### design/flow/run.sh
#!/bin/bash
# the make line also repeats each setting of config.mk as NAME=value (left out here)
make -C /OpenROAD-flow-scripts/flow DESIGN_CONFIG=/design/flow/config.mk WORK_HOME=/design/flow/orfs CLKGATE_MAP_FILE= finish
### design/flow/config.mk
export PLATFORM = sky130hd
export DESIGN_NAME = cordic
export DESIGN_NICKNAME = cordic
export VERILOG_FILES = /design/flow/design.v
export SDC_FILE = /design/flow/constraint.sdc
export NUM_CORES = 4
export LEC_CHECK = 0
export ABC_AREA = 0
export CAP_MARGIN = 15
export CELL_PAD_IN_SITES_GLOBAL_PLACEMENT = 0
export CORE_MARGIN = 9
export CORE_UTILIZATION = 71
export CTS_CLUSTER_SIZE = 40
export GPL_ROUTABILITY_DRIVEN = 1
export GPL_TIMING_DRIVEN = 1
export MAX_ROUTING_LAYER = met4
export MIN_ROUTING_LAYER = met1
export PLACE_DENSITY_LB_ADDON = 0.02
export SETUP_SLACK_MARGIN = 0.32
export SLEW_MARGIN = 20
### design/flow/constraint.sdc
create_clock -name core_clock -period 4.31 [get_ports {clock}]
set_input_delay 0.8620 -clock core_clock [delete_from_list [all_inputs] [get_ports {clock}]]
set_output_delay 0.8620 -clock core_clock [all_outputs]
set_load 0.01 [all_outputs]
### design/flow/design.v
`timescale 1ns / 1ps
module rotator # (
    DATA_WIDTH = 12,
    ANGLE_WIDTH = 16,
    ITERATION = 0,
    TAN_ANGLE = 0
)
(
    input clock, 
    input reset,
    input [1:0] quarter_in,
    input signed [DATA_WIDTH:0] x_in,
    input signed [DATA_WIDTH:0] y_in,
    input signed [ANGLE_WIDTH:0] z_in,
    output [1:0] quarter_out,
    output signed [DATA_WIDTH:0] x_out,
    output signed [DATA_WIDTH:0] y_out,
    output signed [ANGLE_WIDTH:0] z_out
);
    function signed [DATA_WIDTH:0] shift_register(
        input signed [DATA_WIDTH:0] register, 
        input integer n
    );
        integer i;
        begin
            shift_register = register;
            for (i = 0; i < n; i++) begin
                shift_register = {register[DATA_WIDTH], shift_register[DATA_WIDTH:1]};
            end
        end
    endfunction
    logic signed [DATA_WIDTH:0] Xd, Yd;
    assign Xd = shift_register(x_in, ITERATION);
    assign Yd = shift_register(y_in, ITERATION);   
    logic signed [DATA_WIDTH:0] X, Y; 
    logic signed [ANGLE_WIDTH:0] Z; 
    logic [1:0] Q;
    always_ff @(posedge clock) begin
        Q <= quarter_in;
        if (z_in < 0) begin
            X <= x_in + Yd;
            Y <= y_in - Xd;
            Z <= z_in + TAN_ANGLE;
        end
        else begin
            X <= x_in - Yd;
            Y <= y_in + Xd;
            Z <= z_in - TAN_ANGLE;
        end   
    end    
    assign x_out = X;
    assign y_out = Y;
    assign z_out = Z;    
    assign quarter_out = Q;
endmodule
`timescale 1ns / 1ps
module cordic_chain #(
    DATA_WIDTH = 12,
    ANGLE_WIDTH = 16,
    ITERATIONS = 16
)
(
    input clock,
    input reset,
    input [1:0] quarter_in,
    input signed [DATA_WIDTH:0] x_in,
    input signed [DATA_WIDTH:0] y_in,
    input signed [DATA_WIDTH:0] angle_in,
    output signed [DATA_WIDTH:0] x_out,
    output signed [DATA_WIDTH:0] y_out, 
    output [1:0] quarter_out 
 );
    logic [1:0] quarters [ITERATIONS:0];
    logic signed [DATA_WIDTH:0] xs [ITERATIONS:0];
    logic signed [DATA_WIDTH:0] ys [ITERATIONS:0];
    logic signed [ANGLE_WIDTH:0] zs [ITERATIONS:0];   
    assign quarters[0] = quarter_in;
    assign xs[0] = x_in;
    assign ys[0] = y_in;
    assign zs[0] = {1'b0, angle_in[DATA_WIDTH-1:0], 4'b0000};
    function [ANGLE_WIDTH:0] tan_angle; 
        input [3:0] iteration;
        begin
            case (iteration)
            4'b0000: tan_angle = 17'd25736;  
            4'b0001: tan_angle = 17'd15192;  
            4'b0010: tan_angle = 17'd8028;  
            4'b0011: tan_angle = 17'd4074;  
            4'b0100: tan_angle = 17'd2045;  
            4'b0101: tan_angle = 17'd1024;  
            4'b0110: tan_angle = 17'd512;  
            4'b0111: tan_angle = 17'd256;  
            4'b1000: tan_angle = 17'd128;  
            4'b1001: tan_angle = 17'd64;  
            4'b1010: tan_angle = 17'd32;  
            4'b1011: tan_angle = 17'd16;  
            4'b1100: tan_angle = 17'd8;  
            4'b1101: tan_angle = 17'd4;  
            4'b1110: tan_angle = 17'd2;  
            4'b1111: tan_angle = 17'd1;  
            endcase
        end
    endfunction
    genvar i;
    generate 
    for (i = 0; i < ITERATIONS; i++) begin
        rotator # (
            .DATA_WIDTH(DATA_WIDTH),
            .ANGLE_WIDTH(ANGLE_WIDTH),
            .ITERATION(i),
            .TAN_ANGLE(tan_angle(i))
        ) rotator_dut (
            .clock(clock),
            .reset(reset),
            .quarter_in(quarters[i]),
            .x_in(xs[i]),
            .y_in(ys[i]),
            .z_in(zs[i]),
            .quarter_out(quarters[i+1]),
            .x_out(xs[i+1]),
            .y_out(ys[i+1]),
            .z_out(zs[i+1])        
        );   
    end
    endgenerate
    assign x_out = xs[ITERATIONS];
    assign y_out = ys[ITERATIONS];
    assign quarter_out = quarters[ITERATIONS];
endmodule
`timescale 1ns / 1ps
module quarter_selector # (
    DATA_WIDTH = 12
)
(
    input clock, 
    input reset,
    input [1:0] quarter,
    input signed [DATA_WIDTH:0] x_in,
    input signed [DATA_WIDTH:0] y_in,
    output signed [DATA_WIDTH:0] x_out,
    output signed [DATA_WIDTH:0] y_out
);
logic [DATA_WIDTH:0] x_up, x_down;
logic [DATA_WIDTH:0] y_up, y_down;
assign x_up = x_in + 13'h800;
assign x_down = 13'h800 - x_in;
assign y_up = y_in + 13'h800;
assign y_down = 13'h800 - y_in;
logic [DATA_WIDTH:0] X, Y;
always_ff @(posedge clock) begin
    if (reset) begin
        X <= '0;
        Y <= '0;    
    end
    else begin
        case (quarter)
            2'b00: begin
                X <= x_up;
                Y <= y_up; 
            end
            2'b01: begin
                X <= x_down;
                Y <= y_up;                        
            end
            2'b10: begin
                X <= x_down;
                Y <= y_down;                                    
            end
            2'b11: begin
                X <= x_up;
                Y <= y_down;                                               
            end
        endcase    
    end
end
assign x_out = X;
assign y_out = Y;
endmodule
`timescale 1ns / 1ps
module phase_controller # (
    PHASE_WIDTH = 13
) 
(
    input clock, 
    input reset,
    output [PHASE_WIDTH-1:0] phase,
    output [1:0] quadrant   
);
localparam frequence_fraction = 8'd56;
localparam frequence_reverse_fraction = 8'd100 - frequence_fraction;
localparam phase_90 = 13'd3216;
localparam base_step = 2'd1;
localparam extended_step = 2'd2;
typedef enum logic [1:0] {
    QUADRANT_I, 
    QUADRANT_II,
    QUADRANT_III,
    QUADRANT_IV
} quadrant_state;
logic [PHASE_WIDTH-1:0] phase_out;
logic inc_en; 
logic counter_reset;
logic [15:0] counter;
always_ff @(posedge clock) begin
    if (reset) begin
        counter <= '0;
        inc_en <= '0;
    end
    else if (counter_reset) begin
        counter <= '0;
    end
    else begin
        if (counter >= 8'd100) begin
            inc_en <= '1;
            counter <= counter - frequence_reverse_fraction;
        end
        else begin
            inc_en <= '0;
            counter <= counter + frequence_fraction;
        end
    end
end
quadrant_state quadrant_out;
logic [15:0] angle_counter;
assign quadrant = quadrant_out;
assign phase = phase_out;
always_ff @(posedge clock) begin
    if (reset) begin
        quadrant_out <= QUADRANT_I;
        phase_out <= '0;
        angle_counter <= '0;
    end
    else case (quadrant_out)
        QUADRANT_I: begin
            if (angle_counter >= phase_90) begin
                quadrant_out <= QUADRANT_II;
                angle_counter <= '0;                
            end
            else begin
                if (inc_en) begin
                    phase_out <= phase_out + extended_step;
                    angle_counter <= angle_counter + extended_step;
                end
                else begin
                    phase_out <= phase_out + base_step;
                    angle_counter <= angle_counter + base_step;
                end
            end
        end
        QUADRANT_II: begin
            if (angle_counter >= phase_90) begin
                quadrant_out <= QUADRANT_III;
                angle_counter <= '0;                
            end
            else begin
                if (inc_en) begin
                    phase_out <= phase_out - extended_step;
                    angle_counter <= angle_counter + extended_step;
                end
                else begin
                    phase_out <= phase_out - base_step;
                    angle_counter <= angle_counter + base_step;
                end
            end           
        end
        QUADRANT_III: begin
            if (angle_counter >= phase_90) begin
                quadrant_out <= QUADRANT_IV;
                angle_counter <= '0;                
            end
            else begin
                if (inc_en) begin
                    phase_out <= phase_out + extended_step;
                    angle_counter <= angle_counter + extended_step;
                end
                else begin
                    phase_out <= phase_out + base_step;
                    angle_counter <= angle_counter + base_step;
                end
            end        
        end
        QUADRANT_IV: begin
            if (angle_counter >= phase_90) begin
                quadrant_out <= QUADRANT_I;
                angle_counter <= '0;                
            end
            else begin
                if (inc_en) begin
                    phase_out <= phase_out - extended_step;
                    angle_counter <= angle_counter + extended_step;
                end
                else begin
                    phase_out <= phase_out - base_step;
                    angle_counter <= angle_counter + base_step;
                end
            end                                 
        end
    endcase
end
always_ff @(posedge clock) begin
    if (reset) begin
        counter_reset <= '0;
    end
    else if (angle_counter >= phase_90) begin
        counter_reset <= '1;
    end
    else begin
        counter_reset <= '0;
    end
end
endmodule
`timescale 1ns / 1ps
module cordic # (
    DATA_WIDTH = 12
)
(
    input clock,
    input reset,    
    output signed [DATA_WIDTH:0] sine,
    output signed [DATA_WIDTH:0] cosine
);
    localparam A = 16'h04DB;  
    logic [DATA_WIDTH:0] phase;
    logic [1:0] quarter;
    logic signed [DATA_WIDTH:0] x0;
    logic signed [DATA_WIDTH:0] y0;
    assign x0 = A;
    assign y0 = '0;
    phase_controller # (
        .PHASE_WIDTH(13)
    ) phase_controller_dut (
        .clock(clock),
        .reset(reset),
        .phase(phase),
        .quadrant(quarter)
    );
    logic signed [DATA_WIDTH:0] x_out;
    logic signed [DATA_WIDTH:0] y_out;
    logic [1:0] quarter_out;
    cordic_chain # (
        .DATA_WIDTH(12),
        .ANGLE_WIDTH(16),
        .ITERATIONS(16)
    ) cordic_chain_dut (
        .clock(clock),
        .reset(reset),
        .quarter_in(quarter),
        .x_in(x0),
        .y_in(y0),
        .angle_in(phase),        
        .x_out(x_out),
        .y_out(y_out),
        .quarter_out(quarter_out)        
    );
    quarter_selector # (
        .DATA_WIDTH(12)
    ) quarter_selector_dut (
        .clock(clock),
        .reset(reset),
        .quarter(quarter_out),
        .x_in(x_out),
        .y_in(y_out),
        .x_out(cosine),
        .y_out(sine)
    );
endmodule
==> CHANGELOG.md, run 1 <==
## Flow update

* Run status: timing/DRC/antenna clean
* Largest cells by area: dfxtp_1 (35%), ha_1 (17%), xnor2_1 (7.7%)
* Chip Area, Yosys at 39000 µm²
* Data required time of the worst path at 4.80 ns
* Finish-stage setup viols at 0
* Adder Share, Synth at 0.194
* Met3 GRT Util at 0.0310
* Drt via density at between 5 and 6
* Synthesized area per cell at about 9.3 µm²
* Arrival time worst endpoint at 3.81 ns
* Maxcap violations at 0
* Synth Area in XOR/XNOR at 0.115
* Post-synthesis instance total at roughly 4200
* Reg2reg path depth at 10
* Critical path capture point type: flip-flop
* Log Warnings at between 60 and 70
* HP Start: cordic_chain_dut.genblk1[8].rotator_dut.Z[1]
* Cell with the most instances after synthesis: dfxtp_1
* Worst r2r src: cordic_chain_dut.genblk1[9].rotator_dut.Z[16]
* Layout net count at between 4000 and 5000
* Basic Gates by Area at 0.117
* Most frequent CP cell: a21oi_1
* Flops after synth at 690
* Number of cells in Yosys stat at 4190
* WP depth at 10
* WP buf/inv at 1
* Pin count of the biggest net entering global routing at 45
* Post-CTS Setup Repair Bufs at 0
* GRT Total Usage at 0.246
* R2R setup slack at between 0.9 and 1 ns
* CTS Hold Bufs at 0
* Synth top cells by count: dfxtp_1 (690), ha_1 (539), nor2_1 (368)
* Final std cells w/o fill at 4997
* Final core utilization at 0.784
* GRT met2 Usage at 0.433
* Gpl congestion at approximately 0.91
* Unrepaired setup endpoints after global routing: false
* Logic area at about 24000 µm²
* Num CTS Buffers at roughly 73
* Crit-path slowest cell: a2111oi_1
* R2r endpoint: cordic_chain_dut.genblk1[10].rotator_dut.X[12]
* Initial antenna violation count at 0
* FILL cells at 3794
* Post-route clock period utilization at 0.772
* Min-delay worst type: reg -> reg
* Distinct cells, synth at 71
* Sequential fraction of the synthesis area at 0.355
* Final Critical Period at 3.33 ns
* Slew at the pin closest to its max-slew limit at 0.993 ns
* Overflow after GRT at 0
* Area grow syn2layout at 8.72%
* Hold Path Sink: cordic_chain_dut.genblk1[9].rotator_dut.Z[1]
* Vias in the first global route at roughly 28000
* Met1 usage at 0.290
* Clk Tree Root Cell: clkbuf_16
* Final Hold Viols at 0
* Clock tree from TritonCTS: done
* Initial DRC Count at roughly 1600
* Core area at roughly 54000 µm²
* Crit-path max FO at 14
* Area leader share at 0.355
* Proportion of synthesized area in mux cells at 0.0110
* Post-Synth AOI/OAI Area at 0.180
* Iteration tally of the first detailed-router pass at 6
* Dpl cells at ~4900
* Num ports at 28
* H-tree lvl count at 3
* Worst path cell trace: inv_1 > nor2_1 > a21oi_1 > ha_1 > a21oi_1 > o21ai_0 > a2111oi_1 > o41ai_1 > a21oi_1 > xnor3_1
* DP Wirelength at 57100 µm
* Routed WL at ~76000 µm
* Final setup TNS at 0 ns
* DIE WIDTH at between 200 and 300 µm
* Setup skew after layout at ~0.023 ns
* CP endpoint: cordic_chain_dut.genblk1[10].rotator_dut.X[12]
* Via count at 29200
* Top Family by Delay on Critical Path: AND-OR/OR-AND gates
* Grt peak-use layer: met2
* WHS at around 0.32 ns
* N_diodes at 0
* Synth warn at 27
* Area leader, netlist: dfxtp_1
* Routed len/inst at around 15 µm
* Clk latency late pin at roughly 0.61 ns
* CP max stage delay at between 0.7 and 0.8 ns
* Max Buffers Root-to-Sink at 3
* Clk slew on worst S/H paths at around 0.060 ns
* Fin. max-slew vios at 0
* Die Y at roughly 250 µm
* Port buffer count at 27
* Fmax at approximately 300 MHz
* Antenna-violating nets left at 0
* Register area at between 10000 and 15000 µm²
* Num rows at roughly 85
* Sink Count at 690
* Number of enable flip-flop cells at 0
* Crit path kind: reg -> reg
* DR DRC count at 0
* Die ar. at about 64000 µm²
* Slew margin rel. at 0.338
* First-pass GRT wire length at about 130000 µm
* Worst setup startpoint: cordic_chain_dut.genblk1[9].rotator_dut.Z[16]
* Hold Path Stages at 0
* Main synth FF type: dfxtp_1
* Starting density of the core at 0.721
* Type of origin of the critical path: flip-flop
* Asr flop ratio synth at 0
* Mapped cell area at around 39000 µm²
* Logic family by area: adder cells
* PostCTS Resize Cnt at 0
## through the flow
step,instance area (µm²),setup slack (ns)
after floorplan,39000,1.05
after global placement,39900,1.21
after detailed placement,39900,1.07
after CTS,42300,1.03
after global routing,42300,0.738
final,42300,0.983
## cell type report
type | count | share of cell area
Multi-Input combinational cell | 3202 | 0.567
Tap cell | 696 | 0.0206
Timing Repair Buffer | 35 | 0.00768
Clock buffer | 97 | 0.0479
Clock inverter | 34 | 0.00901
Inverter | 243 | 0.0215
Sequential cell | 690 | 0.326
## routing by layer
metal  share of wire  up-vias  routed length, µm
met5               0        -                  0
met4           0.028        0               2120
met3           0.033      159               2520
met2            0.50      484              37600
met1            0.44    13600              33700
li1                -    15000                  -
==> run 2: changes to the inputs <==
Settings changed: ABC_AREA 0 to unset, CAP_MARGIN 15 to 20, CELL_PAD_IN_SITES_GLOBAL_PLACEMENT 0 to unset, CORE_MARGIN 9 to 2, CORE_UTILIZATION 71 to 72, CTS_CLUSTER_DIAMETER set to 98, CTS_CLUSTER_SIZE 40 to unset, GPL_ROUTABILITY_DRIVEN 1 to unset, GPL_TIMING_DRIVEN 1 to unset, MAX_ROUTING_LAYER met4 to unset, MIN_ROUTING_LAYER met1 to unset, PLACE_DENSITY set to 0.37, PLACE_DENSITY_LB_ADDON 0.02 to unset, SETUP_SLACK_MARGIN 0.32 to unset.
Clock period 4.31 ns to 2.6 ns, I/O delays scaled along.
==> run 2 against run 1 <==
  * Sequential share of layout area decreased by 2.3 points
  * Clock-buffer cell count decreased by 9
  * Synthesized cell count is the same
  * Global-route usage rose by 5.0 points
  * Flip-flop count unchanged
  * Die area fell by 12%
  * Routed wire length increased by 13%
  * First-iteration DRC count up 5.4%
  * Critical endpoint is now cordic_chain_dut.genblk1[9].rotator_dut.Y[10]
  * Largest cell class unchanged
  * Maximum frequency grew 22%
  * Now fails the layout checks on setup timing
  * Final cell count is 5.6% higher
==> CHANGELOG.md, run 2 <==
## Flow update

* Overflow after GRT at 0 (unchanged)
* GRT Total Usage at 0.297 (was 0.246)
* Num ports at 28 (unchanged)
* Arrival time worst endpoint at 3.27 ns (was 3.81 ns)
* Drt via density at 5.87 (was 5.84)
* Main synth FF type: dfxtp_1 (unchanged)
* Logic family by area: adder cells (unchanged)
* Core area at 53600 µm² (was 54000 µm²)
* Maxcap violations at 0 (unchanged)
* Sequential fraction of the synthesis area at 0.355 (unchanged)
* Flops after synth at 690 (unchanged)
* R2R setup slack at -0.12 ns (was 0.98 ns)
* Largest cells by area: dfxtp_1 (35%), ha_1 (17%), xnor2_1 (7.7%) (unchanged)
* Vias in the first global route at 30700 (was 28300)
* Synthesized area per cell at 9.30 µm² (unchanged)
* DIE WIDTH at 237 µm (was 252 µm)
* CP endpoint: cordic_chain_dut.genblk1[9].rotator_dut.Y[10] (was cordic_chain_dut.genblk1[10].rotator_dut.X[12])
* Slew margin rel. at 0.573 (was 0.338)
* Hold Path Sink: cordic_chain_dut.genblk1[14].rotator_dut.Q[1] (was cordic_chain_dut.genblk1[9].rotator_dut.Z[1])
* Iteration tally of the first detailed-router pass at 5 (was 6)
* Dpl cell area at 42100 µm² (was 39900 µm²)
* H-tree lvl count at 3 (unchanged)
* Initial DRC Count at 1644 (was 1560)
* Via count at 31000 (was 29200)
* Worst setup startpoint: cordic_chain_dut.genblk1[8].rotator_dut.X[10] (was cordic_chain_dut.genblk1[9].rotator_dut.Z[16])
* N_diodes at 0 (unchanged)
* Layout net count at 5109 (was 4826)
* Reg2reg path depth at 11 (was 10)
* Post-route clock period utilization at 1.05 (was 0.772)
* Finished Cell Area at 45700 µm² (was 42300 µm²)
* Routed len/inst at 16.3 µm (was 15.2 µm)
* Pin count of the biggest net entering global routing at 27 (was 45)
* Post-synthesis instance total at 4190 (unchanged)
* Cell with the most instances after synthesis: dfxtp_1 (unchanged)
* Asr flop ratio synth at 0 (unchanged)
* Die Y at 237 µm (was 252 µm)
* Crit-path slowest cell: a2111o_1 (was a2111oi_1)
* Chip Area, Yosys at 39000 µm² (unchanged)
* Basic Gates by Area at 0.117 (unchanged)
* Critical path capture point type: flip-flop (unchanged)
* Port buffer count at 27 (unchanged)
* Routed WL at 85800 µm (was 76000 µm)
* Final Critical Period at 2.72 ns (was 3.33 ns)
* Gpl congestion at 0.884 (was 0.905)
* Run status: complete, but fails checks (was timing/DRC/antenna clean)
* Sink Count at 690 (unchanged)
* Clk Tree Root Cell: clkbuf_16 (unchanged)
* Data required time of the worst path at 3.15 ns (was 4.80 ns)
* Crit path kind: reg -> reg (unchanged)
* Adder Share, Synth at 0.194 (unchanged)
* Distinct cells, synth at 71 (unchanged)
* Synth Area in XOR/XNOR at 0.115 (unchanged)
* Final Hold Viols at 0 (unchanged)
* Die ar. at 56000 µm² (was 63600 µm²)
* Worst path cell trace: or3_1 > ha_1 > inv_1 > o21ai_2 > ha_4 > a211oi_2 > o21bai_1 > a2111o_1 > a31o_2 > a21oi_2 > xnor2_1 (was inv_1 > nor2_1 > a21oi_1 > ha_1 > a21oi_1 > o21ai_0 > a2111oi_1 > o41ai_1 > a21oi_1 > xnor3_1)
* Number of cells in Yosys stat at 4190 (unchanged)
* Setup skew after layout at 0.0213 ns (was 0.0233 ns)
* Final setup TNS at -0.222 ns (was 0 ns)
* Num rows at 85 (unchanged)
* Clk slew on worst S/H paths at 0.06 ns (about the same)
* Synth warn at 27 (unchanged)
* Synth top cells by count: dfxtp_1 (690), ha_1 (539), nor2_1 (368) (unchanged)
* Log Warnings at 67 (was 62)
* Fin. max-slew vios at 0 (unchanged)
* Area leader share at 0.355 (unchanged)
* Clk latency late pin at 0.63 ns (was 0.61 ns)
* First-pass GRT wire length at 141000 µm (was 131000 µm)
* Worst r2r src: cordic_chain_dut.genblk1[8].rotator_dut.X[10] (was cordic_chain_dut.genblk1[9].rotator_dut.Z[16])
* HP Start: cordic_chain_dut.genblk1[13].rotator_dut.Q[1] (was cordic_chain_dut.genblk1[8].rotator_dut.Z[1])
* Num CTS Buffers at 72 (was 73)
* Hold Path Stages at 0 (unchanged)
* Max Buffers Root-to-Sink at 3 (unchanged)
* Crit-path max FO at 4 (was 14)
* Post-Synth AOI/OAI Area at 0.180 (unchanged)
* WP buf/inv at 1 (unchanged)
* DR DRC count at 0 (unchanged)
* Mapped cell area at 39000 µm² (unchanged)
* Initial antenna violation count at 0 (unchanged)
* CP max stage delay at 0.46 ns (was 0.76 ns)
* Clock tree from TritonCTS: done (unchanged)
* Fmax at 368 MHz (was 301 MHz)
* Area grow syn2layout at 17.4% (was 8.72%)
* Proportion of synthesized area in mux cells at 0.0110 (unchanged)
* Final worst setup slack at -0.118 ns (was 0.983 ns)
* Layout check failures: setup timing
* Type of origin of the critical path: flip-flop (unchanged)
* Unrepaired setup endpoints after global routing: true (was false)
* DP Wirelength at 59800 µm (was 57100 µm)
* Slew at the pin closest to its max-slew limit at 0.636 ns (was 0.993 ns)
* Finish-stage setup viols at 7 (was 0)
* R2r endpoint: cordic_chain_dut.genblk1[9].rotator_dut.Y[10] (was cordic_chain_dut.genblk1[10].rotator_dut.X[12])
* Starting density of the core at 0.727 (was 0.721)
* Top Family by Delay on Critical Path: AND-OR/OR-AND gates (unchanged)
* Antenna-violating nets left at 0 (unchanged)
* Area leader, netlist: dfxtp_1 (unchanged)
* FILL cells at 3134 (was 3794)
* Min-delay worst type: reg -> reg (unchanged)
* WP depth at 11 (was 10)
* Number of enable flip-flop cells at 0 (unchanged)
run 2: metrics by stage:
stage	std cells	worst slack, ns	hold WS, ns	utilization
after floorplan	4193	-0.00976	0.310	-
final	5279	-0.118	0.320	0.853
after global placement	5130	-0.0812	0.310	0.785
after CTS	5261	-0.0634	0.320	0.836
after global routing	5279	-0.255	0.323	0.853
after detailed placement	5130	-0.117	0.312	0.785
run 2: layout make-up:
| class | count | area [µm²] | share of cell area |
|---|---|---|---|
| Timing Repair Buffer | 319 | 2500 | 0.0546 |
| Clock buffer | 88 | 2010 | 0.0440 |
| Clock inverter | 41 | 534 | 0.0117 |
| Sequential cell | 690 | 13900 | 0.303 |
| Inverter | 243 | 921 | 0.0201 |
| Multi-Input combinational cell | 3202 | 25000 | 0.548 |
| Tap cell | 696 | 871 | 0.0190 |
run 2: routing by layer:
| layer | vias up | wire, µm | GRT usage |
|---|---|---|---|
| li1 | 15600 | - | - |
| met1 | 14600 | 36000 | 0.346 |
| met2 | 629 | 43900 | 0.554 |
| met3 | 213 | 3160 | 0.0370 |
| met4 | 0 | 2790 | 0.107 |
| met5 | - | 0 | 0 |
run 2: what timing repair did:
action,4_1_cts,5_1_grt
hold buffers,0,0
setup endpoints to repair,35,99
buffers inserted,2,19
resized,43,220
pin swaps,21,102
endpoints found under the hold margin,0,0
==> run 3: changes to the inputs <==
Settings changed: CORE_UTILIZATION 72 to 40, CTS_CLUSTER_DIAMETER 98 to unset, PLACE_DENSITY 0.37 to 0.6, SETUP_SLACK_MARGIN set to -0.06.
Clock period 2.6 ns to 3.41 ns, I/O delays scaled along.
==> run 3 against run 2 <==
  * Now clean on timing, DRC and antenna
  * Clock-buffer cell count is 7 higher
  * Flip-flop count did not move
  * Area after synthesis stayed put
  * Final cell count rose by 6.3%
==> CHANGELOG.md, run 3 <==
## Flow update

* Run status: timing/DRC/antenna clean (was complete, but fails checks)
* H-tree lvl count at 3 (unchanged)
* Pin count of the biggest net entering global routing at 27 (unchanged)
* Area grow syn2layout at 12.1% (was 17.4%)
* Asr flop ratio synth at 0 (unchanged)
* Clock tree from TritonCTS: done (unchanged)
* Via count at 28600 (was 31000)
* Routed len/inst at 13.8 µm (was 16.3 µm)
* Arrival time worst endpoint at 3.56 ns (was 3.27 ns)
* Dpl cell area at 40900 µm² (was 42100 µm²)
* DP Wirelength at 60100 µm (was 59800 µm)
* Reg2reg path depth at 10 (was 11)
* Port buffer count at 27 (unchanged)
* Min-delay worst type: reg -> reg (unchanged)
* Unrepaired setup endpoints after global routing: false (was true)
* Clk slew on worst S/H paths at 0.06 ns (about the same)
* Initial DRC Count at 1543 (was 1644)
* Synth top cells by count: dfxtp_1 (690), ha_1 (539), nor2_1 (368) (unchanged)
* Top Family by Delay on Critical Path: AND-OR/OR-AND gates (unchanged)
* Number of enable flip-flop cells at 0 (unchanged)
* Synthesized area per cell at 9.30 µm² (unchanged)
* Sequential fraction of the synthesis area at 0.355 (unchanged)
* Hold Path Stages at 0 (unchanged)
* Worst setup startpoint: cordic_chain_dut.genblk1[9].rotator_dut.Y[10] (was cordic_chain_dut.genblk1[8].rotator_dut.X[10])
* Logic family by area: adder cells (unchanged)
* Fmax at 326 MHz (was 368 MHz)
* Crit-path max FO at 3 (was 4)
* Setup skew after layout at 0.0218 ns (was 0.0213 ns)
* Area leader share at 0.355 (unchanged)
* Initial antenna violation count at 5 (was 0)
* Die Y at 316 µm (was 237 µm)
* First-pass GRT wire length at 131000 µm (was 141000 µm)
* Cell with the most instances after synthesis: dfxtp_1 (unchanged)
* Critical path capture point type: flip-flop (unchanged)
* N_diodes at 0 (unchanged)
* Number of cells in Yosys stat at 4190 (unchanged)
* Post-route clock period utilization at 0.899 (was 1.05)
* Basic Gates by Area at 0.117 (unchanged)
* DR DRC count at 0 (unchanged)
* Num rows at 114 (was 85)
* Final Hold Viols at 0 (unchanged)
* Post-CTS Setup Repair Bufs at 0 (was 2)
* GRT Total Usage at 0.155 (was 0.297)
* Mapped cell area at 39000 µm² (unchanged)
* Die ar. at 99900 µm² (was 56000 µm²)
* Slew at the pin closest to its max-slew limit at 0.897 ns (was 0.636 ns)
* Finish-stage setup viols at 0 (was 7)
* Most frequent CP cell: a21oi_1
* Sink Count at 690 (unchanged)
* Layout net count at 4855 (was 5109)
* Clk Tree Root Cell: clkbuf_16 (unchanged)
* Adder Share, Synth at 0.194 (unchanged)
* Worst path cell trace: inv_1 > ha_1 > mux2_2 > fa_1 > a21oi_1 > o21ai_0 > a2111oi_1 > o41ai_1 > a21oi_1 > xnor3_1 (was or3_1 > ha_1 > inv_1 > o21ai_2 > ha_4 > a211oi_2 > o21bai_1 > a2111o_1 > a31o_2 > a21oi_2 > xnor2_1)
* Fin. max-slew vios at 0 (unchanged)
* Final setup TNS at 0 ns (was -0.222 ns)
* R2r endpoint: cordic_chain_dut.genblk1[10].rotator_dut.X[12] (was cordic_chain_dut.genblk1[9].rotator_dut.Y[10])
* Core area at 96600 µm² (was 53600 µm²)
* Iteration tally of the first detailed-router pass at 5 (unchanged)
* Log Warnings at 62 (was 67)
* WP buf/inv at 1 (unchanged)
* Vias in the first global route at 27500 (was 30700)
* Worst r2r src: cordic_chain_dut.genblk1[9].rotator_dut.Y[10] (was cordic_chain_dut.genblk1[8].rotator_dut.X[10])
* Proportion of synthesized area in mux cells at 0.0110 (unchanged)
* Max Buffers Root-to-Sink at 3 (unchanged)
* CTS Hold Bufs at 0 (unchanged)
* Distinct cells, synth at 71 (unchanged)
* Synth Area in XOR/XNOR at 0.115 (unchanged)
* Area leader, netlist: dfxtp_1 (unchanged)
* Hold Path Sink: cordic_chain_dut.genblk1[6].rotator_dut.Z[2] (was cordic_chain_dut.genblk1[14].rotator_dut.Q[1])
* R2R setup slack at 0.34 ns (was -0.12 ns)
* Crit-path slowest cell: a2111oi_1 (was a2111o_1)
* Setup WS pre-CTS at 0.355 ns (was -0.117 ns)
* PostCTS Resize Cnt at 0 (was 43)
* WHS at 0.321 ns (was 0.320 ns)
* HP Start: cordic_chain_dut.genblk1[5].rotator_dut.Z[2] (was cordic_chain_dut.genblk1[13].rotator_dut.Q[1])
* Final Critical Period at 3.07 ns (was 2.72 ns)
* Type of origin of the critical path: flip-flop (unchanged)
* CP max stage delay at 0.61 ns (was 0.46 ns)
* Post-Synth AOI/OAI Area at 0.180 (unchanged)
* Num CTS Buffers at 77 (was 72)
* Slew margin rel. at 0.402 (was 0.573)
* Main synth FF type: dfxtp_1 (unchanged)
* Post-synthesis instance total at 4190 (unchanged)
* Data required time of the worst path at 3.90 ns (was 3.15 ns)
* WP depth at 10 (was 11)
* Overflow after GRT at 0 (unchanged)
* Flops after synth at 690 (unchanged)
* Finished Cell Area at 43700 µm² (was 45700 µm²)
* Largest cells by area: dfxtp_1 (35%), ha_1 (17%), xnor2_1 (7.7%) (unchanged)
* Chip Area, Yosys at 39000 µm² (unchanged)
* Crit path kind: reg -> reg (unchanged)
* Clk latency late pin at 0.63 ns (about the same)
* Gpl congestion at 0.848 (was 0.884)
* CP endpoint: cordic_chain_dut.genblk1[10].rotator_dut.X[12] (was cordic_chain_dut.genblk1[9].rotator_dut.Y[10])
* Antenna-violating nets left at 0 (unchanged)
* Maxcap violations at 0 (unchanged)
* Starting density of the core at 0.403 (was 0.727)
* Routed WL at 77500 µm (was 85800 µm)
* Final core utilization at 0.452 (was 0.853)
* Synth warn at 27 (unchanged)
* Num ports at 28 (unchanged)
* Drt via density at 5.09 (was 5.87)
* Final worst setup slack at 0.343 ns (was -0.118 ns)
* DIE WIDTH at 316 µm (was 237 µm)
[run 3: per-stage QoR]
stage | std cells
floorplan | 4193
global placement | 5471
detailed placement | 5471
CTS | 5612
global route | 5612
finish | 5612
[run 3: final cells by class]
| type | count | area (µm²) |
|---|---|---|
| sequential | 690 | 13800 |
| multi-input combinational | 3202 | 24000 |
| clock buffer | 95 | 2120 |
| inverter | 243 | 912 |
| tap | 1276 | 1600 |
| clock inverter | 46 | 708 |
| timing repair buffer | 60 | 513 |
| fill | 9152 | 52900 |
[run 3: routing by layer]
| layer | vias up | global-route usage | share of wire | wire, µm |
|---|---|---|---|---|
| met3 | 148 | 0.0260 | 0.032 | 2480 |
| met5 | - | 0 | 0.00077 | 60 |
| met2 | 332 | 0.264 | 0.46 | 35600 |
| li1 | 15000 | - | - | - |
| met4 | 10 | 0.0503 | 0.030 | 2330 |
| met1 | 13100 | 0.199 | 0.48 | 37000 |
==> run 4: changes to the inputs <==
Settings changed: ABC_AREA set to 1, CAP_MARGIN 20 to 40, CELL_PAD_IN_SITES_DETAIL_PLACEMENT set to 1, CTS_CLUSTER_DIAMETER set to 198, GPL_TIMING_DRIVEN set to 0, MIN_ROUTING_LAYER set to met2, PLACE_DENSITY 0.6 to 0.71, SETUP_SLACK_MARGIN -0.06 to unset.
Clock period 3.41 ns to 5.0 ns, I/O delays scaled along.
==> run 4 against run 3 <==
  * Utilization is 0.38 points lower
  * Still clean
  * Clock skew is 0.0040 ns higher
==> CHANGELOG.md, run 4 <==
## Flow update

* Worst setup startpoint: cordic_chain_dut.genblk1[3].rotator_dut.Z[16] (was cordic_chain_dut.genblk1[9].rotator_dut.Y[10])
* Fmax at 252 MHz (was 326 MHz)
* Fin. max-slew vios at 0 (unchanged)
* DR DRC count at 0 (unchanged)
* Sink Count at 690 (unchanged)
* CP max stage delay at 0.82 ns (was 0.61 ns)
* Worst r2r src: cordic_chain_dut.genblk1[3].rotator_dut.Z[16] (was cordic_chain_dut.genblk1[9].rotator_dut.Y[10])
* H-tree lvl count at 3 (unchanged)
* Iteration tally of the first detailed-router pass at 28 (was 5)
* Logic family by area: adder cells (unchanged)
* Setup skew after layout at 0.0257 ns (was 0.0218 ns)
* Vias in the first global route at 54100 (was 27500)
* Synth Area in XOR/XNOR at 0.112 (was 0.115)
* Port buffer count at 26 (was 27)
* R2r endpoint: cordic_chain_dut.genblk1[4].rotator_dut.Y[9] (was cordic_chain_dut.genblk1[10].rotator_dut.X[12])
* Starting density of the core at 0.403 (about the same)
* Cell with the most instances after synthesis: nand2_1 (was dfxtp_1)
* Type of origin of the critical path: flip-flop (unchanged)
* Num CTS Buffers at 75 (was 77)
* Overflow after GRT at 0 (unchanged)
* WP depth at 12 (was 10)
* Routed len/inst at 18.8 µm (was 13.8 µm)
* Post-Synth AOI/OAI Area at 0.134 (was 0.180)
* Reg2reg path depth at 12 (was 10)
* Data required time of the worst path at 5.54 ns (was 3.90 ns)
* Post-synthesis instance total at 4844 (was 4190)
* Antenna-violating nets left at 0 (unchanged)
* Main synth FF type: dfxtp_1 (unchanged)
* WP buf/inv at 4 (was 1)
* Area leader share at 0.349 (was 0.355)
* Adder Share, Synth at 0.190 (was 0.194)
* Clk latency late pin at 0.66 ns (was 0.63 ns)
* Arrival time worst endpoint at 4.51 ns (was 3.56 ns)
* Area grow syn2layout at 11.2% (was 12.1%)
* Largest cells by area: dfxtp_1 (35%), ha_1 (17%), xor2_1 (8.4%) (was dfxtp_1 (35%), ha_1 (17%), xnor2_1 (7.7%))
* Hold Path Sink: cordic_chain_dut.genblk1[13].rotator_dut.Q[0] (was cordic_chain_dut.genblk1[6].rotator_dut.Z[2])
* CP endpoint: cordic_chain_dut.genblk1[4].rotator_dut.Y[9] (was cordic_chain_dut.genblk1[10].rotator_dut.X[12])
* Initial DRC Count at 10600 (was 1543)
* DP Wirelength at 79800 µm (was 60100 µm)
* Synth warn at 27 (unchanged)
* Run status: timing/DRC/antenna clean (unchanged)
* Unrepaired setup endpoints after global routing: false (unchanged)
* Proportion of synthesized area in mux cells at 0 (was 0.0110)
* WHS at 0.316 ns (was 0.321 ns)
* Final setup TNS at 0 ns (unchanged)
* Area leader, netlist: dfxtp_1 (unchanged)
* Die ar. at 102000 µm² (was 99900 µm²)
* Sequential fraction of the synthesis area at 0.349 (was 0.355)
* Max Buffers Root-to-Sink at 3 (unchanged)
* Register area at 13800 µm² (unchanged)
* Crit-path slowest cell: dfxtp_1 (was a2111oi_1)
* Synthesized area per cell at 8.18 µm² (was 9.30 µm²)
* FILL cells at 11800 (was 9152)
* R2R setup slack at 1.03 ns (was 0.34 ns)
* First-pass GRT wire length at 190000 µm (was 131000 µm)
* Core area at 98300 µm² (was 96600 µm²)
* Num rows at 115 (was 114)
* Hold Path Stages at 0 (unchanged)
* Post-route clock period utilization at 0.794 (was 0.899)
* Log Warnings at 63 (was 62)
* Mapped cell area at 39600 µm² (was 39000 µm²)
* Basic Gates by Area at 0.160 (was 0.117)
* Final Hold Viols at 0 (unchanged)
* Top Family by Delay on Critical Path: AND-OR/OR-AND gates (unchanged)
* Finish-stage setup viols at 0 (unchanged)
* Asr flop ratio synth at 0 (unchanged)
* CTS Hold Bufs at 0 (unchanged)
* Die Y at 319 µm (was 316 µm)
* Routed WL at 118000 µm (was 77500 µm)
* Chip Area, Yosys at 39600 µm² (was 39000 µm²)
* Num ports at 28 (unchanged)
* Worst path cell trace: inv_1 > buf_1 > buf_6 > nand2_1 > xor2_1 > inv_1 > ha_1 > a21oi_1 > o21ai_0 > a21oi_1 > o21ai_0 > xor2_1 (was inv_1 > ha_1 > mux2_2 > fa_1 > a21oi_1 > o21ai_0 > a2111oi_1 > o41ai_1 > a21oi_1 > xnor3_1)
* Via count at 48500 (was 28600)
* Gpl congestion at 0.918 (was 0.848)
* Clk Tree Root Cell: clkbuf_16 (unchanged)
* Crit path kind: reg -> reg (unchanged)
* GRT Total Usage at 0.340 (was 0.155)
* Distinct cells, synth at 52 (was 71)
* Pin count of the biggest net entering global routing at 26 (was 27)
* Critical path capture point type: flip-flop (unchanged)
* Logic area at 23700 µm² (was 24000 µm²)
* Maxcap violations at 0 (unchanged)
* DIE WIDTH at 319 µm (was 316 µm)
* Synth top cells by count: nand2_1 (814), dfxtp_1 (690), a21oi_1 (557) (was dfxtp_1 (690), ha_1 (539), nor2_1 (368))
* Layout net count at 5538 (was 4855)
* Final core utilization at 0.448 (was 0.452)
* Min-delay worst type: reg -> reg (unchanged)
* Crit-path max FO at 14 (was 3)
* Slew at the pin closest to its max-slew limit at 0.877 ns (was 0.897 ns)
* Post-CTS Setup Repair Bufs at 0 (unchanged)
* Flops after synth at 690 (unchanged)
* HP Start: cordic_chain_dut.genblk1[12].rotator_dut.Q[0] (was cordic_chain_dut.genblk1[5].rotator_dut.Z[2])
* Final Critical Period at 3.97 ns (was 3.07 ns)
* Drt via density at 7.69 (was 5.09)
* Number of cells in Yosys stat at 4844 (was 4190)
* Clk slew on worst S/H paths at 0.06 ns (about the same)
* Initial antenna violation count at 0 (was 5)
* Clock tree from TritonCTS: done (unchanged)
* Number of enable flip-flop cells at 0 (unchanged)
* Slew margin rel. at 0.415 (was 0.402)
* PostCTS Resize Cnt at 0 (unchanged)
## run 4: per-stage QoR
| stage | cell area [µm²] | worst slack, ns | std cells |
|---|---|---|---|
| final | 44100 | 1.03 | 6302 |
| after CTS | 44000 | 1.29 | 6294 |
| after global placement | 41500 | 1.68 | 6160 |
| after detailed placement | 41500 | 1.56 | 6161 |
| after floorplan | 39600 | 2.45 | 4847 |
| after global routing | 44100 | 0.865 | 6300 |
## run 4: metal layers
| layer | vias to the layer above | GRT usage | share of wire |
|---|---|---|---|
| met5 | - | 0.0468 | 0.0035 |
| met3 | 2325 | 0.376 | 0.34 |
| met2 | 13600 | 0.450 | 0.53 |
| li1 | 16200 | - | - |
| met4 | 17 | 0.105 | 0.13 |
| met1 | 16300 | - | 0 |
## run 4: layout make-up
class	count	share of cell area
Multi-Input combinational cell	3597	0.537
Sequential cell	690	0.313
Clock buffer	107	0.0502
Inverter	532	0.0454
Tap cell	1287	0.0365
Timing Repair Buffer	33	0.00769
Clock inverter	26	0.00610
Buffer	28	0.00352
Antenna cell	2	0.000114
==> run 5: changes to the inputs <==
Settings changed: ABC_AREA 1 to unset, CAP_MARGIN 40 to 20, CELL_PAD_IN_SITES_DETAIL_PLACEMENT 1 to unset, CTS_CLUSTER_DIAMETER 198 to unset, GPL_TIMING_DRIVEN 0 to unset, MIN_ROUTING_LAYER met2 to unset, PLACE_DENSITY 0.71 to 0.6.
Clock period 5.0 ns to 2.57 ns, I/O delays scaled along.
==> run 5 against run 4 <==
  * The layout now fails its checks (setup timing)
  * Synthesized cell count fell by 14%
  * First-iteration DRC count fell by 88%
  * Via count fell by 38%
==> CHANGELOG.md, run 5 <==
## Flow update

* Run status: complete, but fails checks (was timing/DRC/antenna clean)
* Layout check failures: setup timing
* Post-Synth AOI/OAI Area at 0.180 (was 0.134)
* Hold Path Stages at 2 (was 0)
* Num rows at 114 (was 115)
* HP Start: reset (was cordic_chain_dut.genblk1[12].rotator_dut.Q[0])
* Synth warn at 27 (unchanged)
* Log Warnings at 65 (was 63)
* N_diodes at 0 (was 2)
* R2r endpoint: cordic_chain_dut.genblk1[9].rotator_dut.Y[10] (was cordic_chain_dut.genblk1[4].rotator_dut.Y[9])
* Overflow after GRT at 0 (unchanged)
* Type of origin of the critical path: flip-flop (unchanged)
* Most frequent CP cell: ha_4
* Basic Gates by Area at 0.117 (was 0.160)
* Final Critical Period at 2.62 ns (was 3.97 ns)
* Hold Path Sink: phase_controller_dut.phase_out[4] (was cordic_chain_dut.genblk1[13].rotator_dut.Q[0])
* Sink Count at 690 (unchanged)
* Synth Area in XOR/XNOR at 0.115 (was 0.112)
* Finish-stage setup viols at 2 (was 0)
* Gpl congestion at 0.881 (was 0.918)
* CP max stage delay at 0.40 ns (was 0.82 ns)
* Die ar. at 99900 µm² (was 102000 µm²)
* Cell with the most instances after synthesis: dfxtp_1 (was nand2_1)
* Distinct cells, synth at 71 (was 52)
* Data required time of the worst path at 3.12 ns (was 5.54 ns)
* Max Buffers Root-to-Sink at 3 (unchanged)
* Initial antenna violation count at 6 (was 0)
* Routed len/inst at 13.8 µm (was 18.8 µm)
* Post-route clock period utilization at 1.02 (was 0.794)
* R2R setup slack at -0.05 ns (was 1.03 ns)
* Final setup TNS at -0.0772 ns (was 0 ns)
* DP Wirelength at 63200 µm (was 79800 µm)
* Maxcap violations at 0 (unchanged)
* Crit path kind: reg -> reg (unchanged)
* Slew at the pin closest to its max-slew limit at 0.674 ns (was 0.877 ns)
* Asr flop ratio synth at 0 (unchanged)
* Setup skew after layout at 0.0191 ns (was 0.0257 ns)
* Number of enable flip-flop cells at 0 (unchanged)
* H-tree lvl count at 3 (unchanged)
* Final Hold Viols at 0 (unchanged)
* DIE WIDTH at 316 µm (was 319 µm)
* Via count at 30000 (was 48500)
* Core area at 96600 µm² (was 98300 µm²)
* Top Family by Delay on Critical Path: AND-OR/OR-AND gates (unchanged)
* Port buffer count at 27 (was 26)
* Die Y at 316 µm (was 319 µm)
* Flops after synth at 690 (unchanged)
* Proportion of synthesized area in mux cells at 0.0110 (was 0)
* Clock tree from TritonCTS: done (unchanged)
* Num CTS Buffers at 79 (was 75)
* Min-delay worst type: in -> reg (was reg -> reg)
* Worst r2r src: cordic_chain_dut.genblk1[8].rotator_dut.X[9] (was cordic_chain_dut.genblk1[3].rotator_dut.Z[16])
* Dpl cell area at 43500 µm² (was 41500 µm²)
* WP depth at 11 (was 12)
* Worst path cell trace: or3_4 > ha_4 > inv_2 > o21ai_4 > ha_4 > o21ai_1 > o21bai_1 > a2111o_1 > a31o_2 > a21oi_2 > xnor2_1 (was inv_1 > buf_1 > buf_6 > nand2_1 > xor2_1 > inv_1 > ha_1 > a21oi_1 > o21ai_0 > a21oi_1 > o21ai_0 > xor2_1)
* Fmax at 381 MHz (was 252 MHz)
* Finished Cell Area at 47800 µm² (was 44100 µm²)
* Area leader share at 0.355 (was 0.349)
* Layout net count at 5214 (was 5538)
* Reg2reg path depth at 11 (was 12)
* Num ports at 28 (unchanged)
* Final worst setup slack at -0.0539 ns (was 1.03 ns)
* Sequential fraction of the synthesis area at 0.355 (was 0.349)
* Synthesized area per cell at 9.30 µm² (was 8.18 µm²)
* Drt via density at 5.03 (was 7.69)
* Number of cells in Yosys stat at 4190 (was 4844)
* FILL cells at 8877 (was 11800)
* DR DRC count at 0 (unchanged)
* Slew margin rel. at 0.547 (was 0.415)
* Critical path capture point type: flip-flop (unchanged)
* Pin count of the biggest net entering global routing at 27 (was 26)
* Vias in the first global route at 29000 (was 54100)
* Iteration tally of the first detailed-router pass at 6 (was 28)
* Fin. max-slew vios at 0 (unchanged)
* Area grow syn2layout at 22.8% (was 11.2%)
* CTS Hold Bufs at 0 (unchanged)
* Synth top cells by count: dfxtp_1 (690), ha_1 (539), nor2_1 (368) (was nand2_1 (814), dfxtp_1 (690), a21oi_1 (557))
* Worst setup startpoint: cordic_chain_dut.genblk1[8].rotator_dut.X[9] (was cordic_chain_dut.genblk1[3].rotator_dut.Z[16])
* Unrepaired setup endpoints after global routing: true (was false)
* Starting density of the core at 0.403 (about the same)
* Chip Area, Yosys at 39000 µm² (was 39600 µm²)
* Post-synthesis instance total at 4190 (was 4844)
* Clk slew on worst S/H paths at 0.06 ns (about the same)
* Arrival time worst endpoint at 3.17 ns (was 4.51 ns)
* Area leader, netlist: dfxtp_1 (unchanged)
* Antenna-violating nets left at 0 (unchanged)
* GRT Total Usage at 0.162 (was 0.340)
* CP endpoint: cordic_chain_dut.genblk1[9].rotator_dut.Y[10] (was cordic_chain_dut.genblk1[4].rotator_dut.Y[9])
* Crit-path max FO at 3 (was 14)
* WP buf/inv at 1 (was 4)
* Largest cells by area: dfxtp_1 (35%), ha_1 (17%), xnor2_1 (7.7%) (was dfxtp_1 (35%), ha_1 (17%), xor2_1 (8.4%))
* Adder Share, Synth at 0.194 (was 0.190)
* Mapped cell area at 39000 µm² (was 39600 µm²)
* Clk Tree Root Cell: clkbuf_16 (unchanged)
* Clk latency late pin at 0.63 ns (was 0.66 ns)
* Crit-path slowest cell: or3_4 (was dfxtp_1)
* Initial DRC Count at 1239 (was 10600)
* Final core utilization at 0.495 (was 0.448)
* Main synth FF type: dfxtp_1 (unchanged)
* Logic family by area: adder cells (unchanged)
* First-pass GRT wire length at 137000 µm (was 190000 µm)
* Routed WL at 82500 µm (was 118000 µm)
## run 5: area by class of cell
| class | count | area, µm² | share of cell area |
|---|---|---|---|
| flip-flops and latches | 690 | 13900 | 0.290 |
| clock inverters | 32 | 444 | 0.00928 |
| well taps | 1276 | 1600 | 0.0334 |
| clock buffers | 109 | 2280 | 0.0477 |
| multi-input cells | 3202 | 25400 | 0.532 |
| inverters | 243 | 927 | 0.0194 |
| repair buffers | 417 | 3270 | 0.0684 |
## run 5: what timing repair did
item	4_1_cts	5_1_grt
endpoints found under the setup margin	46	111
pin swaps	41	138
gates resized	73	285
setup buffers	12	26
## run 5: through the flow
stage	worst slack [ns]	std cells	hold WS (ns)
2_1_floorplan	-0.0398	4193	0.310
3_3_place_gp	-0.118	5791	0.311
3_5_place_dp	-0.162	5791	0.312
4_1_cts	-0.0647	5944	0.248
5_1_grt	-0.152	5969	0.272
6_report	-0.0539	5969	0.285
## run 5: per-layer routing
metal | global-route usage | part of all wire
met1 | 0.210 | 0.48
met2 | 0.280 | 0.47
met3 | 0.0249 | 0.029
met4 | 0.0447 | 0.024
met5 | 0 | 0.00045
==> run 6: changes to the inputs <==
Settings changed: ABC_AREA set to 1, CORE_UTILIZATION 40 to 35, CTS_CLUSTER_SIZE set to 74, GPL_ROUTABILITY_DRIVEN set to 1, GPL_TIMING_DRIVEN set to 0, HOLD_SLACK_MARGIN set to 0.04, PLACE_DENSITY 0.6 to unset, PLACE_DENSITY_LB_ADDON set to 0.21, SETUP_SLACK_MARGIN set to 0.84.
Clock period 2.57 ns to 3.38 ns, I/O delays scaled along.
==> run 6 against run 5 <==
  * Now clean on timing, DRC and antenna
  * Sequential share of layout area grew 1.5 points
  * First-iteration DRC count shrank 3.7%
  * Utilization shrank 9.1 points
  * Final cell count grew 9.7%
  * Critical endpoint is now cordic_chain_dut.genblk1[2].rotator_dut.Y[10]
  * Highest routed layer is now met4
==> CHANGELOG.md, run 6 <==
## Flow update

* Run status: timing/DRC/antenna clean (was complete, but fails checks)
* Synthesized area per cell at 8.18 µm² (was 9.30 µm²)
* Setup skew after layout at 0.0276 ns (was 0.0191 ns)
* Fin. max-slew vios at 0 (unchanged)
* Core area at 112000 µm² (was 96600 µm²)
* Top Family by Delay on Critical Path: adder cells (was AND-OR/OR-AND gates)
* Area grow syn2layout at 14.6% (was 22.8%)
* CTS Hold Bufs at 0 (unchanged)
* Die Y at 340 µm (was 316 µm)
* Vias in the first global route at 29700 (was 29000)
* Num CTS Buffers at 82 (was 79)
* Min-delay worst type: reg -> reg (was in -> reg)
* Unrepaired setup endpoints after global routing: true (unchanged)
* Overflow after GRT at 0 (unchanged)
* Slew at the pin closest to its max-slew limit at 0.808 ns (was 0.674 ns)
* Final Hold Viols at 0 (unchanged)
* Critical path capture point type: flip-flop (unchanged)
* Starting density of the core at 0.353 (was 0.403)
* Arrival time worst endpoint at 2.96 ns (was 3.17 ns)
* R2r endpoint: cordic_chain_dut.genblk1[2].rotator_dut.Y[10] (was cordic_chain_dut.genblk1[9].rotator_dut.Y[10])
* Worst r2r src: cordic_chain_dut.genblk1[1].rotator_dut.Z[16] (was cordic_chain_dut.genblk1[8].rotator_dut.X[9])
* Layout net count at 5564 (was 5214)
* R2R setup slack at 0.97 ns (was -0.05 ns)
* Num rows at 123 (was 114)
* Largest cells by area: dfxtp_1 (35%), ha_1 (17%), xor2_1 (8.4%) (was dfxtp_1 (35%), ha_1 (17%), xnor2_1 (7.7%))
* Pin count of the biggest net entering global routing at 26 (was 27)
* FILL cells at 11500 (was 8877)
* Number of enable flip-flop cells at 0 (unchanged)
* Finished Cell Area at 45400 µm² (was 47800 µm²)
* Hold Path Stages at 0 (was 2)
* Final worst setup slack at 0.971 ns (was -0.0539 ns)
* Worst path cell trace: buf_2 > inv_8 > ha_2 > inv_1 > fa_1 > o211ai_1 > o21ai_1 > nor2_1 > nor2_1 > xor2_1 (was or3_4 > ha_4 > inv_2 > o21ai_4 > ha_4 > o21ai_1 > o21bai_1 > a2111o_1 > a31o_2 > a21oi_2 > xnor2_1)
* Crit-path slowest cell: dfxtp_4 (was or3_4)
* Initial DRC Count at 1193 (was 1239)
* Chip Area, Yosys at 39600 µm² (was 39000 µm²)
* CP endpoint: cordic_chain_dut.genblk1[2].rotator_dut.Y[10] (was cordic_chain_dut.genblk1[9].rotator_dut.Y[10])
* Via count at 30700 (was 30000)
* Flops after synth at 690 (unchanged)
* Initial antenna violation count at 0 (was 6)
* Dpl cell area at 41800 µm² (was 43500 µm²)
* Crit path kind: reg -> reg (unchanged)
* Logic family by area: adder cells (unchanged)
* Mapped cell area at 39600 µm² (was 39000 µm²)
* Post-route clock period utilization at 0.713 (was 1.02)
* Synth Area in XOR/XNOR at 0.112 (was 0.115)
* DIE WIDTH at 340 µm (was 316 µm)
* Post-Synth AOI/OAI Area at 0.134 (was 0.180)
* H-tree lvl count at 3 (unchanged)
* N_diodes at 0 (unchanged)
* Gpl congestion at 0.815 (was 0.881)
* WP depth at 10 (was 11)
* Final Critical Period at 2.41 ns (was 2.62 ns)
* Finish-stage setup viols at 0 (was 2)
* Dpl cells at 6373 (was 5791)
* GRT Total Usage at 0.143 (was 0.162)
* Log Warnings at 64 (was 65)
* Post-synthesis instance total at 4844 (was 4190)
* Distinct cells, synth at 52 (was 71)
* Die ar. at 116000 µm² (was 99900 µm²)
* Maxcap violations at 0 (unchanged)
* Asr flop ratio synth at 0 (unchanged)
* First-pass GRT wire length at 141000 µm (was 137000 µm)
* Fmax at 415 MHz (was 381 MHz)
* Sink Count at 690 (unchanged)
* Cell with the most instances after synthesis: nand2_1 (was dfxtp_1)
* Sequential fraction of the synthesis area at 0.349 (was 0.355)
* WP buf/inv at 3 (was 1)
* Synth warn at 27 (unchanged)
* DR DRC count at 0 (unchanged)
* Setup WS pre-CTS at -0.0453 ns (was -0.162 ns)
* Register area at 13900 µm² (about the same)
* Logic area at 24200 µm² (was 25400 µm²)
* DP Wirelength at 65000 µm (was 63200 µm)
* Type of origin of the critical path: flip-flop (unchanged)
* Iteration tally of the first detailed-router pass at 7 (was 6)
* Proportion of synthesized area in mux cells at 0 (was 0.0110)
* Clk slew on worst S/H paths at 0.07 ns (was 0.06 ns)
* Max Buffers Root-to-Sink at 3 (unchanged)
* HP Start: cordic_chain_dut.genblk1[4].rotator_dut.Z[2] (was reset)
* Hold Path Sink: cordic_chain_dut.genblk1[5].rotator_dut.Z[2] (was phase_controller_dut.phase_out[4])
* Slew margin rel. at 0.461 (was 0.547)
* Crit-path max FO at 25 (was 3)
* Area leader share at 0.349 (was 0.355)
* Drt via density at 4.69 (was 5.03)
* Routed WL at 82900 µm (was 82500 µm)
* Clk latency late pin at 0.67 ns (was 0.63 ns)
* Antenna-violating nets left at 0 (unchanged)
* Num ports at 28 (unchanged)
* Most frequent CP cell: nor2_1 (was ha_4)
* Basic Gates by Area at 0.160 (was 0.117)
* Final std cells w/o fill at 6547 (was 5969)
* Synth top cells by count: nand2_1 (814), dfxtp_1 (690), a21oi_1 (557) (was dfxtp_1 (690), ha_1 (539), nor2_1 (368))
* Worst setup startpoint: cordic_chain_dut.genblk1[1].rotator_dut.Z[16] (was cordic_chain_dut.genblk1[8].rotator_dut.X[9])
* Area leader, netlist: dfxtp_1 (unchanged)
* Port buffer count at 26 (was 27)
* Data required time of the worst path at 3.93 ns (was 3.12 ns)
* Number of cells in Yosys stat at 4844 (was 4190)
* Reg2reg path depth at 10 (was 11)
* Routed len/inst at 12.7 µm (was 13.8 µm)
* Clk Tree Root Cell: clkbuf_16 (unchanged)
* Adder Share, Synth at 0.190 (was 0.194)
* Main synth FF type: dfxtp_1 (unchanged)
* Clock tree from TritonCTS: done (unchanged)
* CP max stage delay at 0.44 ns (was 0.40 ns)
-- run 6: what timing repair did --
action	4_1_cts	5_1_grt
pin swaps	3	32
setup endpoints to repair	145	80
gates resized	45	160
cloned	0	0
buffers inserted	4	22
-- run 6: metal layers --
metal / share of wire / track usage / vias to the layer above
met5: 0 / 0 / -
met4: 0.024 / 0.0432 / 0
met3: 0.030 / 0.0225 / 119
met2: 0.47 / 0.249 / 295
met1: 0.47 / 0.182 / 13800
li1: - / - / 16500
-- run 6: cell type report --
class,instances,area share
clock inverter,36,0.0105
tap,1500,0.0413
inverter,532,0.0447
clock buffer,112,0.0510
sequential,690,0.305
multi-input combinational,3597,0.533
timing repair buffer,52,0.0100
buffer,28,0.00435
-- run 6: per-stage QoR --
stage | hold WS (ns) | util | TNS, ns
final | 0.307 | 0.404 | 0
after CTS | 0.305 | 0.398 | 0
after global routing | 0.301 | 0.404 | 0
after detailed placement | 0.312 | 0.372 | -0.0885
after global placement | 0.310 | 0.372 | -0.0113
after floorplan | 0.310 | - | 0
==> run 7: changes to the inputs <==
Settings changed: ABC_AREA 1 to unset, CORE_UTILIZATION 35 to 72, CTS_CLUSTER_SIZE 74 to unset, GPL_ROUTABILITY_DRIVEN 1 to unset, GPL_TIMING_DRIVEN 0 to unset, HOLD_SLACK_MARGIN 0.04 to unset, PLACE_DENSITY_LB_ADDON 0.21 to unset, SETUP_SLACK_MARGIN 0.84 to unset.
Clock period 3.38 ns to 2.56 ns, I/O delays scaled along.
==> run 7 against run 6 <==
  * Highest routed layer unchanged
  * Global-route usage increased by 16 points
  * Now fails the layout checks on setup timing
  * Critical path type unchanged
  * First-iteration DRC count increased by 36%
==> CHANGELOG.md, run 7 <==
## Flow update

* Hold Path Sink: cordic_chain_dut.genblk1[8].rotator_dut.Z[6] (was cordic_chain_dut.genblk1[5].rotator_dut.Z[2])
* Core area at 53600 µm² (was 112000 µm²)
* Final Critical Period at 2.71 ns (was 2.41 ns)
* Sequential fraction of the synthesis area at 0.355 (was 0.349)
* Overflow after GRT at 0 (unchanged)
* Unrepaired setup endpoints after global routing: true (unchanged)
* Sink Count at 690 (unchanged)
* WP buf/inv at 4 (was 3)
* Via count at 31800 (was 30700)
* Synth warn at 27 (unchanged)
* Basic Gates by Area at 0.117 (was 0.160)
* Mapped cell area at 39000 µm² (was 39600 µm²)
* Die Y at 237 µm (was 340 µm)
* Main synth FF type: dfxtp_1 (unchanged)
* Number of enable flip-flop cells at 0 (unchanged)
* GRT Total Usage at 0.305 (was 0.143)
* Worst r2r src: cordic_chain_dut.genblk1[9].rotator_dut.X[10] (was cordic_chain_dut.genblk1[1].rotator_dut.Z[16])
* N_diodes at 0 (unchanged)
* HP Start: cordic_chain_dut.genblk1[7].rotator_dut.Z[6] (was cordic_chain_dut.genblk1[4].rotator_dut.Z[2])
* Reg2reg path depth at 14 (was 10)
* DR DRC count at 0 (unchanged)
* Data required time of the worst path at 3.06 ns (was 3.93 ns)
* WP depth at 14 (was 10)
* Finish-stage setup viols at 11 (was 0)
* CP endpoint: cordic_chain_dut.genblk1[10].rotator_dut.Y[10] (was cordic_chain_dut.genblk1[2].rotator_dut.Y[10])
* H-tree lvl count at 3 (unchanged)
* DP Wirelength at 61500 µm (was 65000 µm)
* Distinct cells, synth at 71 (was 52)
* Critical path capture point type: flip-flop (unchanged)
* Crit-path slowest cell: a2111oi_2 (was dfxtp_4)
* Dpl cell area at 42300 µm² (was 41800 µm²)
* First-pass GRT wire length at 145000 µm (was 141000 µm)
* R2R setup slack at -0.15 ns (was 0.97 ns)
* Post-route clock period utilization at 1.06 (was 0.713)
* Initial antenna violation count at 1 (was 0)
* Slew margin rel. at 0.547 (was 0.461)
* Log Warnings at 67 (was 64)
* R2r endpoint: cordic_chain_dut.genblk1[10].rotator_dut.Y[10] (was cordic_chain_dut.genblk1[2].rotator_dut.Y[10])
* Number of cells in Yosys stat at 4190 (was 4844)
* Min-delay worst type: reg -> reg (unchanged)
* Maxcap violations at 0 (unchanged)
* Setup skew after layout at 0.0451 ns (was 0.0276 ns)
* Port buffer count at 27 (was 26)
* Num rows at 85 (was 123)
* Final Hold Viols at 0 (unchanged)
* Synthesized area per cell at 9.30 µm² (was 8.18 µm²)
* Initial DRC Count at 1617 (was 1193)
* Clk slew on worst S/H paths at 0.07 ns (about the same)
* Num CTS Buffers at 73 (was 82)
* Slew at the pin closest to its max-slew limit at 0.675 ns (was 0.808 ns)
* Largest cells by area: dfxtp_1 (35%), ha_1 (17%), xnor2_1 (7.7%) (was dfxtp_1 (35%), ha_1 (17%), xor2_1 (8.4%))
* Proportion of synthesized area in mux cells at 0.0110 (was 0)
* Layout check failures: setup timing
* Final worst setup slack at -0.154 ns (was 0.971 ns)
* Iteration tally of the first detailed-router pass at 5 (was 7)
* Fmax at 368 MHz (was 415 MHz)
* Final setup TNS at -0.673 ns (was 0 ns)
* Run status: complete, but fails checks (was timing/DRC/antenna clean)
* Gpl congestion at 0.895 (was 0.815)
* Crit path kind: reg -> reg (unchanged)
* Asr flop ratio synth at 0 (unchanged)
* Logic family by area: adder cells (unchanged)
* Crit-path max FO at 3 (was 25)
==> run 7: layout make-up <==
class	count	area (µm²)
clock buffers	102	2170
clock inverters	31	499
fillers	2845	7030
inverters	243	930
multi-input cells	3202	25400
flip-flops and latches	690	13900
well taps	696	871
repair buffers	357	2790
==> run 7: per-stage QoR <==
| stage | hold slack (ns) | setup slack [ns] | instances |
|---|---|---|---|
| global route | 0.317 | -0.231 | 5321 |
| detailed placement | 0.312 | -0.156 | 5149 |
| CTS | 0.313 | -0.0698 | 5293 |
| floorplan | 0.310 | -0.0498 | 4193 |
| global placement | 0.310 | -0.0803 | 5149 |
| finish | 0.309 | -0.154 | 5321 |
==> run 7: layer usage <==
layer / track usage / vias to the layer above / part of all wire
li1: - / 15600 / -
met1: 0.361 / 15100 / 0.41
met2: 0.564 / 774 / 0.51
met3: 0.0361 / 283 / 0.035
met4: 0.116 / 0 / 0.041
met5: 0 / - / 0
==> run 7: repair_timing <==
action	CTS	global route
pin swaps	53	146
gates cloned	0	0
endpoints found under the setup margin	49	112
resized	87	273
endpoints found under the hold margin	0	0
setup buffers	11	29
